Design axi_timer_counter_top, start of the top module:
module axi_timer_counter_top #(
  parameter AXI_ADDR_BW_p = 12     
) (
  input logic  clk,
  input logic  rst_n,
  input logic [AXI_ADDR_BW_p-1:0] i_axi_awaddr,
  input logic  i_axi_awvalid,
  input logic [31:0] i_axi_wdata,
  input logic i_axi_wvalid,
  input logic i_axi_bready,
  input logic [AXI_ADDR_BW_p-1:0] i_axi_araddr,
  input logic i_axi_arvalid,
  input logic i_axi_rready,
  output logic o_axi_awready,
  output logic o_axi_wready,
  output logic [1:0] o_axi_bresp,
  output logic o_axi_bvalid,
  output logic o_axi_arready,
  output logic [31:0] o_axi_rdata,
  output logic [1:0] o_axi_rresp,
  output logic o_axi_rvalid,
  output logic o_cnt0_done,
  output logic o_cnt1_done
);
make LEC_CHECK=0 CAP_MARGIN=20 CORE_MARGIN=2 CORE_UTILIZATION=70 PLACE_DENSITY=0.38 SLEW_MARGIN=20 finish   # period 3.34 ns
run.sh (not shown) runs the stock make flow with config.mk's settings and CLKGATE_MAP_FILE=.
The first run completed with no timing, DRC or antenna violations.
Rerun with:
--- a/flow/config.mk
+++ b/flow/config.mk
@@ -10,2 +10 @@
-export CORE_UTILIZATION = 70
-export PLACE_DENSITY = 0.38
+export CORE_UTILIZATION = 8
==> flow/constraint.sdc (replaced) <==
create_clock -name core_clock -period 5.91 [get_ports {clk}]
set_input_delay 1.1820 -clock core_clock [delete_from_list [all_inputs] [get_ports {clk}]]
set_output_delay 1.1820 -clock core_clock [all_outputs]
set_load 0.01 [all_outputs]
The new run finished with timing, DRC and antenna clean.
Final cell count is higher by about 110%.
Utilization drops by 73 points.
Worst setup slack gets better by 1.7 ns.
Critical path depth went down by 2.
Routed wire length grows by 17%.
Sequential power decreases by about 43%.
Global-route usage drops by 35 points.
Fmax falls by 21%.
Rerun with:
--- a/flow/config.mk
+++ b/flow/config.mk
@@ -10 +10 @@
-export CORE_UTILIZATION = 8
+export CORE_UTILIZATION = 40
==> flow/constraint.sdc (replaced) <==
create_clock -name core_clock -period 5.0 [get_ports {clk}]
set_input_delay 1.0000 -clock core_clock [delete_from_list [all_inputs] [get_ports {clk}]]
set_output_delay 1.0000 -clock core_clock [all_outputs]
set_load 0.01 [all_outputs]
Clock skew increases by 0.0070 ns.
Clock power came out higher by 21%.
Flip-flop count is unchanged.
Power goes up by 20%.
Non-clock buffer count does not change.
Setup slack loses 1.1 ns.
Die area went down by 80%.
Design area shrinks by 12%.
Count of clock-buffer cells in the layout rises by 3.
Fmax drops by 4.2%.
Cell count is lower by 47%.
Rerun with:
==> flow/constraint.sdc (replaced) <==
create_clock -name core_clock -period 4.34 [get_ports {clk}]
set_input_delay 0.8680 -clock core_clock [delete_from_list [all_inputs] [get_ports {clk}]]
set_output_delay 0.8680 -clock core_clock [all_outputs]
set_load 0.01 [all_outputs]
Outcome:
- routed wire length went up by 2.6%
- register-to-register slack is worse by 0.07 ns
- power went up by 18%
- utilization went up by 0.45 points

========
axi_timer_counter_top again, from the RTL that the note above started with.
// axi_timer_counter_top
module axi_timer_counter_top #(
  parameter AXI_ADDR_BW_p = 12     
) (
  input logic  clk,
  input logic  rst_n,
  input logic [AXI_ADDR_BW_p-1:0] i_axi_awaddr,
  input logic  i_axi_awvalid,
  input logic [31:0] i_axi_wdata,
  input logic i_axi_wvalid,
  input logic i_axi_bready,
  input logic [AXI_ADDR_BW_p-1:0] i_axi_araddr,
  input logic i_axi_arvalid,
  input logic i_axi_rready,
  output logic o_axi_awready,
  output logic o_axi_wready,
  output logic [1:0] o_axi_bresp,
  output logic o_axi_bvalid,
  output logic o_axi_arready,
  output logic [31:0] o_axi_rdata,
  output logic [1:0] o_axi_rresp,
  output logic o_axi_rvalid,
  output logic o_cnt0_done,
  output logic o_cnt1_done
);
  logic s_cnt0_en;
  logic s_cnt0_reload;
  logic s_cnt0_count_up;
  logic [31:0] s_cnt0_load_value;
  logic [31:0] s_cnt0_compare_value;
  logic [31:0] s_cnt0_value;
  logic s_cnt1_en;
  logic s_cnt1_reload;
  logic s_cnt1_count_up;
  logic s_cnt1_src;
  logic [31:0] s_cnt1_load_value;
  logic [31:0] s_cnt1_compare_value;
  logic [31:0] s_cnt1_value;
  axi_timer #(
    .AXI_ADDR_BW_p ( AXI_ADDR_BW_p )
  ) axi_timer_inst (
    .clk                  ( clk                   ),
    .rst_n                ( rst_n                 ),
    .i_axi_awaddr         ( i_axi_awaddr          ),
    .i_axi_awvalid        ( i_axi_awvalid         ),
    .i_axi_wdata          ( i_axi_wdata           ),
    .i_axi_wvalid         ( i_axi_wvalid          ),
    .i_axi_bready         ( i_axi_bready          ),
    .i_axi_araddr         ( i_axi_araddr          ),
    .i_axi_arvalid        ( i_axi_arvalid         ),
    .i_axi_rready         ( i_axi_rready          ),
    .o_axi_awready        ( o_axi_awready         ),
    .o_axi_wready         ( o_axi_wready          ),
    .o_axi_bresp          ( o_axi_bresp           ),
    .o_axi_bvalid         ( o_axi_bvalid          ),
    .o_axi_arready        ( o_axi_arready         ),
    .o_axi_rdata          ( o_axi_rdata           ),
  ...
==> flow/config.mk <==
export PLATFORM = sky130hd
export DESIGN_NAME = axi_timer_counter_top
export DESIGN_NICKNAME = axi_timer_counter_top
export VERILOG_FILES = /design/flow/design.v
export SDC_FILE = /design/flow/constraint.sdc
export NUM_CORES = 4
export LEC_CHECK = 0
export CAP_MARGIN = 5
export CORE_MARGIN = 2
export CORE_UTILIZATION = 72
export CTS_CLUSTER_DIAMETER = 96
export CTS_CLUSTER_SIZE = 50
export SETUP_SLACK_MARGIN = 0.74
export SLEW_MARGIN = 20
==> flow/constraint.sdc <==
create_clock -name core_clock -period 2.59 [get_ports {clk}]
set_input_delay 0.5180 -clock core_clock [delete_from_list [all_inputs] [get_ports {clk}]]
set_output_delay 0.5180 -clock core_clock [all_outputs]
set_load 0.01 [all_outputs]
The starting point stopped in clock tree synthesis (4_1_cts).
Rerun with:
Settings changed: CAP_MARGIN 5 to 20, CORE_UTILIZATION 72 to 66, CTS_CLUSTER_DIAMETER 96 to unset, CTS_CLUSTER_SIZE 50 to unset, SETUP_SLACK_MARGIN 0.74 to unset.
Clock period 2.59 ns to 2.49 ns, I/O delays scaled along.
Effect: This time the run died in global routing (5_1_grt); die size climbs by 8.8%; synthesized area stays the same; synthesized cell count does not change.
Rerun with:
Settings changed: CORE_UTILIZATION 66 to 68, CTS_CLUSTER_SIZE set to 31, SETUP_SLACK_MARGIN set to 0.88.
Clock period 2.49 ns to 3.1 ns, I/O delays scaled along.
Outcome:
- The changed run failed in global routing (5_1_grt) on DPL-0038
- synthesized area stays the same
- die area went down by about 3%
- synthesized cell count is unchanged
Rerun with:
Settings changed: CORE_ASPECT_RATIO set to 1.49, CORE_UTILIZATION 68 to 70, CTS_CLUSTER_SIZE 31 to unset, SETUP_SLACK_MARGIN 0.88 to unset.
Clock period 3.1 ns to 5.0 ns, I/O delays scaled along.
What happened:
- With this change the flow passed the timing, DRC and antenna checks
- synthesized area stays the same
- die size decreases by a few percent
- synthesized cell count does not change
Power is estimated from default activity; no workload was simulated.
